Design top, start of the top module:
module top(input clk, rst_raw, up, left, right, down, 
           input [15:0]switches, output dp,a,b,c,d,e,f,g, output [3:0]anode,
           output load_done, output reg fsm_done);
make LEC_CHECK=0 ABC_AREA=1 CAP_MARGIN=20 CORE_MARGIN=2 CORE_UTILIZATION=72 CTS_CLUSTER_DIAMETER=224 CTS_CLUSTER_SIZE=14 GPL_ROUTABILITY_DRIVEN=0 MIN_ROUTING_LAYER=met1 PLACE_DENSITY_LB_ADDON=0.16 SETUP_SLACK_MARGIN=0.3 SLEW_MARGIN=40 finish   # period 2.36 ns
run.sh (not shown) runs the stock make flow with config.mk's settings and CLKGATE_MAP_FILE=.
Edit:
Settings changed: HOLD_SLACK_MARGIN set to 0.29, SETUP_SLACK_MARGIN 0.3 to 0.62.
Clock period 2.36 ns to 2.39 ns, I/O delays scaled along.
This time the run did not get past 5_1_grt.
Synthesized area does not change.
Synthesized cell count stays the same.
Die area stays the same.

---

north:
top again, from the RTL that the note above started with.
clock: 1.94 ns
lec_check: 0
abc_area: 1
cap_margin: 20
core_margin: 2
core_utilization: 72
cts_cluster_diameter: 311
cts_cluster_size: 100
place_density_lb_addon: 0.0
setup_slack_margin: 0.41
slew_margin: 20
north never completed, since it errored out during clock tree synthesis (4_1_cts).
Setup changes, north to south
Settings: an added CORE_ASPECT_RATIO of 0.69; an added TNS_END_PERCENT of 15; a change of SETUP_SLACK_MARGIN from 0.41 to 0.57.
Findings:
- FAIL south @ clock tree synthesis (4_1_cts): tool exited with error
- south and north ended up with roughly the same area share of xor/xnor cells in the synthesized design.
- south vs north: die boundary width up
- Cell area after technology mapping: north vs south identical
- Between north and south, the gate count of the mapped netlist does not differ in any meaningful way.
- Sequential element share of the synthesized area came out exactly the same in north and south.
- Diff north and south: cell row count higher in north
- Relative to north, the total half-perimeter wirelength after legalization and detailed placement measured on south has decreased by a few percent.
- Die outline height in south vs north: down about 16%
- In terms of die area, south and north differ only marginally.

---

## job 101
top again, from the RTL that the note above started with.
clock: 6.44 ns
lec_check: 0
cap_margin: 20
core_margin: 2
core_utilization: 70
cts_cluster_diameter: 374
cts_cluster_size: 13
setup_slack_margin: -0.66
slew_margin: 20
## Diff of input files: job 102 against job 101
diff --git a/flow/config.mk b/flow/config.mk
--- a/flow/config.mk
+++ b/flow/config.mk
@@ -10,5 +10,4 @@
 export CORE_UTILIZATION = 70
-export CTS_CLUSTER_DIAMETER = 374
-export CTS_CLUSTER_SIZE = 13
-export SETUP_SLACK_MARGIN = -0.66
+export CTS_CLUSTER_SIZE = 32
+export SETUP_SLACK_MARGIN = 1.5
 export SLEW_MARGIN = 20
==> flow/constraint.sdc <==
create_clock -name core_clock -period 6.16 [get_ports {clk}]
set_input_delay 1.2320 -clock core_clock [delete_from_list [all_inputs] [get_ports {clk}]]
set_output_delay 1.2320 -clock core_clock [all_outputs]
set_load 0.01 [all_outputs]
### Flow results
- [compare] base=job 101 new=job 102: detailed route wirelength on metal2 grew by 5.3%; wire length grew by 980 um; met1 track demand over resource in global routing grew by 1.0 points; footprint of the flip-flops and latches held steady; measured slew at the worst slew-check pin grew by 110 ps.
- Between job 102 and job 101, the buffering overhead does not differ in any meaningful way.
- Final cell area: job 102 above job 101
Edits applied to the flow inputs when going from job 102 to job 103:
diff --git a/flow/config.mk b/flow/config.mk
--- a/flow/config.mk
+++ b/flow/config.mk
@@ -9,5 +9,3 @@
 export CORE_MARGIN = 2
-export CORE_UTILIZATION = 70
-export CTS_CLUSTER_SIZE = 32
-export SETUP_SLACK_MARGIN = 1.5
+export CORE_UTILIZATION = 40
 export SLEW_MARGIN = 20
==> flow/constraint.sdc <==
create_clock -name core_clock -period 4.46 [get_ports {clk}]
set_input_delay 0.8920 -clock core_clock [delete_from_list [all_inputs] [get_ports {clk}]]
set_output_delay 0.8920 -clock core_clock [all_outputs]
set_load 0.01 [all_outputs]
For the clock power, job 103 came in about 40% higher than job 102 did. In job 103, the leakage power total came out 0.45% above the value in job 102. When job 103 is measured against job 102, its critical path required time turns out 1700 ps lower. Both conditions hold for job 102: the flow ran to the end and the final layout passed the timing, DRC and antenna checks. Job 103: full flow OK, the timing, DRC and antenna checks passed.
Input changes introduced in job 104 (baseline for comparison: job 103):
diff --git a/flow/config.mk b/flow/config.mk
--- a/flow/config.mk
+++ b/flow/config.mk
@@ -9,3 +9,5 @@
 export CORE_MARGIN = 2
-export CORE_UTILIZATION = 40
+export CORE_UTILIZATION = 70
+export CTS_CLUSTER_SIZE = 13
+export SETUP_SLACK_MARGIN = -0.66
 export SLEW_MARGIN = 20
==> flow/constraint.sdc <==
create_clock -name core_clock -period 6.6 [get_ports {clk}]
set_input_delay 1.3200 -clock core_clock [delete_from_list [all_inputs] [get_ports {clk}]]
set_output_delay 1.3200 -clock core_clock [all_outputs]
set_load 0.01 [all_outputs]
[summary]
Job 104 ends up with a worst hold slack that is 4.8 ps lower than in job 103. [compare] base=job 103 new=job 104: wire length grew by 140 um; sequential cell area in the final layout flat; global-route wire length before repair moved down; largest incremental delay on the critical path moved up.
diff inputs: job 104 => job 105
diff --git a/flow/config.mk b/flow/config.mk
--- a/flow/config.mk
+++ b/flow/config.mk
@@ -7,7 +7,6 @@
 export LEC_CHECK = 0
-export CAP_MARGIN = 20
+export CAP_MARGIN = 0
 export CORE_MARGIN = 2
-export CORE_UTILIZATION = 70
-export CTS_CLUSTER_SIZE = 13
-export SETUP_SLACK_MARGIN = -0.66
+export CORE_UTILIZATION = 72
+export CTS_CLUSTER_SIZE = 19
 export SLEW_MARGIN = 20
==> flow/constraint.sdc <==
create_clock -name core_clock -period 2.36 [get_ports {clk}]
set_input_delay 0.4720 -clock core_clock [delete_from_list [all_inputs] [get_ports {clk}]]
set_output_delay 0.4720 -clock core_clock [all_outputs]
set_load 0.01 [all_outputs]
--- outcome ---
First-pass GRT wire length, job 104 and job 105: larger value in job 105
Clock buffer count in the final layout ends up lower on job 104.
Job 105 vs. job 104: final area moved up, headroom to the max-slew limit went up 17 points, smallest hold slack picked up an extra 17 ps, final routed wirelength across all metal layers increased by 17% relative to the old numbers.
For the mean number of vias per cell, job 105 came in 1.6% higher than job 104 did.
Job 105 has global-route usage over all layers above what job 104 had.
The least setup slack across all paths after layout reported for job 105 is smaller than that of job 104 by 2930 ps.
Looking at startpoint of the worst setup timing path, the down result is from job 104; the rf.mem[1][1]$_SDFFCE_PN0P_ one comes from job 105.
Job 104 did not stop at any stage, and its layout met the timing, DRC and antenna checks.
Job 105 -> stages 100% | layout checks FAIL | negative setup slack
Comparing job 105 against job 104, there is no change at all in residual DRC count.
Looking at sequential fraction of total cell area, job 105 sits 3.3 points lower than job 104 does.

---

top again, from the RTL that the note above started with.
Settings: LEC_CHECK=0, CAP_MARGIN=10, CELL_PAD_IN_SITES_GLOBAL_PLACEMENT=2, CORE_ASPECT_RATIO=0.95, CORE_MARGIN=8, CORE_UTILIZATION=34, GPL_ROUTABILITY_DRIVEN=0, MAX_ROUTING_LAYER=met5, MIN_ROUTING_LAYER=met2, SETUP_SLACK_MARGIN=2.97, SLEW_MARGIN=25, TNS_END_PERCENT=45; clock period 10.0 ns.
The baseline completed with no timing, DRC or antenna violations.
Rerun with:
--- a/flow/config.mk
+++ b/flow/config.mk
@@ -8 +8 @@
-export CAP_MARGIN = 10
+export CAP_MARGIN = 0
@@ -10 +9,0 @@
-export CORE_ASPECT_RATIO = 0.95
@@ -12 +11 @@
-export CORE_UTILIZATION = 34
+export CORE_UTILIZATION = 40
@@ -14 +13 @@
-export MAX_ROUTING_LAYER = met5
+export MAX_ROUTING_LAYER = met4
@@ -16,3 +15 @@
-export SETUP_SLACK_MARGIN = 2.97
-export SLEW_MARGIN = 25
-export TNS_END_PERCENT = 45
+export SLEW_MARGIN = 20
Outcome: Die size goes down by 14%; via count went up by 0.81%; count of clock-buffer cells in the layout drops by 6; power shrinks by 2.2%.
Rerun with:
--- a/flow/config.mk
+++ b/flow/config.mk
@@ -8 +8 @@
-export CAP_MARGIN = 0
+export CAP_MARGIN = 10
@@ -9,0 +10 @@
+export CORE_ASPECT_RATIO = 0.95
@@ -11,2 +12,2 @@
-export CORE_UTILIZATION = 40
-export GPL_ROUTABILITY_DRIVEN = 0
+export CORE_UTILIZATION = 34
+export GPL_ROUTABILITY_DRIVEN = 1
@@ -14,2 +15,4 @@
-export MIN_ROUTING_LAYER = met2
-export SLEW_MARGIN = 20
+export MIN_ROUTING_LAYER = met1
+export SETUP_SLACK_MARGIN = 2.97
+export SLEW_MARGIN = 25
+export TNS_END_PERCENT = 45
Outcome: The changed run passed the timing, DRC and antenna checks; synthesized cell count does not change; worst setup slack gains 0.023 ns; worst hold slack is about the same; clock power came out higher by about 7%; cell count came out higher by 3.6%; utilization came out lower by 6.7 points; global-route usage came out lower by 9.3 points.
Rerun with:
==> flow/config.mk (replaced) <==
export PLATFORM = sky130hd
export DESIGN_NAME = top
export DESIGN_NICKNAME = top
export VERILOG_FILES = /design/flow/design.v
export SDC_FILE = /design/flow/constraint.sdc
export NUM_CORES = 4
export LEC_CHECK = 0
export CAP_MARGIN = 20
export CORE_MARGIN = 2
export CORE_UTILIZATION = 66
export SLEW_MARGIN = 20
==> flow/constraint.sdc (replaced) <==
create_clock -name core_clock -period 4.33 [get_ports {clk}]
set_input_delay 0.8660 -clock core_clock [delete_from_list [all_inputs] [get_ports {clk}]]
set_output_delay 0.8660 -clock core_clock [all_outputs]
set_load 0.01 [all_outputs]
Area after synthesis is unchanged.
Die area drops by well over a third.
Flip-flop count stays the same.
Final cell count drops by roughly a tenth.
Routed wire length drops by roughly a tenth.
Setup slack degrades by 4.5 ns.
Cell area drops by a few percent.
Sequential power climbs by well over a third.

---

top again, from the RTL that the note above started with.
// top
module top(input clk, rst_raw, up, left, right, down, 
           input [15:0]switches, output dp,a,b,c,d,e,f,g, output [3:0]anode,
           output load_done, output reg fsm_done);
==> flow/config.mk <==
export PLATFORM = sky130hd
export DESIGN_NAME = top
export DESIGN_NICKNAME = top
export VERILOG_FILES = /design/flow/design.v
export SDC_FILE = /design/flow/constraint.sdc
export NUM_CORES = 4
export LEC_CHECK = 0
export ABC_AREA = 1
export CAP_MARGIN = 25
export CORE_ASPECT_RATIO = 1.42
export CORE_MARGIN = 2
export CORE_UTILIZATION = 50
export CTS_CLUSTER_DIAMETER = 221
export GPL_ROUTABILITY_DRIVEN = 0
export HOLD_SLACK_MARGIN = 0.15
export MAX_ROUTING_LAYER = met4
export MIN_ROUTING_LAYER = met2
export PLACE_DENSITY_LB_ADDON = 0.16
export SETUP_SLACK_MARGIN = 1.44
export SLEW_MARGIN = 40
==> flow/constraint.sdc <==
create_clock -name core_clock -period 7.52 [get_ports {clk}]
set_input_delay 1.5040 -clock core_clock [delete_from_list [all_inputs] [get_ports {clk}]]
set_output_delay 1.5040 -clock core_clock [all_outputs]
set_load 0.01 [all_outputs]
The starting point went through all stages and came out clean.
Next try:
Settings changed: ABC_AREA 1 to not set, CAP_MARGIN 25 to 20, CORE_ASPECT_RATIO 1.42 to not set, CORE_UTILIZATION 50 to 40, CTS_CLUSTER_DIAMETER 221 to not set, GPL_ROUTABILITY_DRIVEN 0 to not set, HOLD_SLACK_MARGIN 0.15 to not set, MAX_ROUTING_LAYER met4 to not set, MIN_ROUTING_LAYER met2 to not set, PLACE_DENSITY_LB_ADDON 0.16 to not set, SETUP_SLACK_MARGIN 1.44 to not set, SLEW_MARGIN 40 to 20.
Clock period 7.52 ns to 4.25 ns, I/O delays scaled along.
The new run produced a clean layout.
Power grows by well over a third.
Clock power grows by well over a third.
Hold slack is better by 0.037 ns.
Global-route usage shrinks by 15 points.
Next try:
Settings changed: CORE_UTILIZATION 40 to 71, CTS_CLUSTER_SIZE set to 19.
Clock period 4.25 ns to 3.39 ns, I/O delays scaled along.
Result:
- design area fell by about 1.4%
- clock skew fell by 0.0032 ns
- synthesized area does not change
- die size fell by about 43%
- routed wire length rose by about 3%
- worst hold slack stays flat
- critical path depth does not change
- non-clock buffer count rose by 17
- worst setup slack got worse by 0.61 ns
- via count rose by 5.7%
Next try:
Settings changed: CORE_UTILIZATION 71 to 72, CTS_CLUSTER_SIZE 19 to 21.
Clock period 3.39 ns to 2.43 ns, I/O delays scaled along.
Effect: This time the run produced a layout that fails on setup timing; synthesized cell count does not change; final area rises by 6.3%; power climbs by 50%; worst hold slack hardly moves; combinational power went up by 69%.

---

Starting RTL as in the previous note.
export LEC_CHECK = 0
export CAP_MARGIN = 10
export CELL_PAD_IN_SITES_DETAIL_PLACEMENT = 1
export CELL_PAD_IN_SITES_GLOBAL_PLACEMENT = 2
export CORE_ASPECT_RATIO = 0.95
export CORE_MARGIN = 8
export CORE_UTILIZATION = 34
export GPL_ROUTABILITY_DRIVEN = 0
export MAX_ROUTING_LAYER = met4
export MIN_ROUTING_LAYER = met1
export SETUP_SLACK_MARGIN = 2.97
export SLEW_MARGIN = 25
export TNS_END_PERCENT = 45
create_clock -name core_clock -period 10.0 [get_ports {clk}]
The starting point passed the timing, DRC and antenna checks.
Edit:
Settings changed: ABC_AREA set to 1, CAP_MARGIN 10 to 35, CORE_ASPECT_RATIO 0.95 to unset, CORE_MARGIN 8 to 4, CORE_UTILIZATION 34 to 40, CTS_CLUSTER_SIZE set to 65, GPL_TIMING_DRIVEN set to 0, MAX_ROUTING_LAYER met4 to unset, MIN_ROUTING_LAYER met1 to met2, PLACE_DENSITY_LB_ADDON set to 0.04, SETUP_SLACK_MARGIN 2.97 to unset, SLEW_MARGIN 25 to 20, TNS_END_PERCENT 45 to unset.
Clock period 10.0 ns to 3.21 ns, I/O delays scaled along.
The new run passed the timing, DRC and antenna checks.
Setup slack loses 5300 ps.
Via count is higher by 49%.
Register-to-register slack is worse by 6500 ps.
Area after synthesis came out lower by 2.2%.
Total power went up to 3.2 times its value.
Final cell count came out higher by 9.6%.
Worst hold slack got worse by 37 ps.
Non-clock buffer count increases by 23.
Clock power grows to 2.9 times its value.
Wire length rises by 3.7%.
Combinational power went up to 3.5 times its value.
Edit:
Settings changed: ABC_AREA 1 to unset, CAP_MARGIN 35 to 20, CELL_PAD_IN_SITES_DETAIL_PLACEMENT 1 to unset, CELL_PAD_IN_SITES_GLOBAL_PLACEMENT 2 to unset, CORE_MARGIN 4 to 2, CORE_UTILIZATION 40 to 64, CTS_CLUSTER_SIZE 65 to unset, GPL_ROUTABILITY_DRIVEN 0 to unset, GPL_TIMING_DRIVEN 0 to unset, MIN_ROUTING_LAYER met2 to unset, PLACE_DENSITY_LB_ADDON 0.04 to unset.
Clock period 3.21 ns to 4.45 ns, I/O delays scaled along.
Result:
- The new run produced a clean layout
- synthesized area went up by 2.3%
- register-to-register slack is better by 1100 ps
- hold slack is better by 34 ps
- count of clock-buffer cells in the layout went down by 11
- routed wire length went down by 23%
- total power went down by 31%
- cell count went down by 21%
- setup slack is better by 880 ps
- die size went down by 38%
- first-iteration DRC count went down by 45%
Edit:
Settings changed: CORE_UTILIZATION 64 to 72, CTS_CLUSTER_SIZE set to 14, SETUP_SLACK_MARGIN set to 1.5.
Clock period 4.45 ns to 6.16 ns, I/O delays scaled along.
Outcome: Setup slack gets better by 1400 ps. Via count increases by 4.0%. Area after synthesis is unchanged. Final cell count decreases by about 1%. Utilization increases by 8.6 points. Wire length increases by about 3.3%. Sequential power decreases by 27%. Synthesized cell count does not change. Clock-buffer cell count increases by 1.
Edit:
Settings changed: CAP_MARGIN 20 to 0, CTS_CLUSTER_SIZE 14 to 19, HOLD_SLACK_MARGIN set to 0.24, SETUP_SLACK_MARGIN 1.5 to unset.
Clock period 6.16 ns to 2.36 ns, I/O delays scaled along.
- The changed run finished with negative setup slack left
- power is higher to 2.9 times its value
- first-iteration DRC count is higher by about a fifth
- combinational power goes up to 3.3 times its value
Edit:
Settings changed: CAP_MARGIN 0 to 20, CORE_UTILIZATION 72 to 58, CTS_CLUSTER_SIZE 19 to 61, HOLD_SLACK_MARGIN 0.24 to -0.0, MIN_ROUTING_LAYER set to met2, PLACE_DENSITY_LB_ADDON set to 0.03, SLEW_MARGIN 20 to 5.
The new run finished clean.
Power rises by 0.73%.
Cell count rises by 4.2%.
First-iteration DRC count rises by 92%.
Power figures rest on the tool's default switching activity, not on a simulated workload.
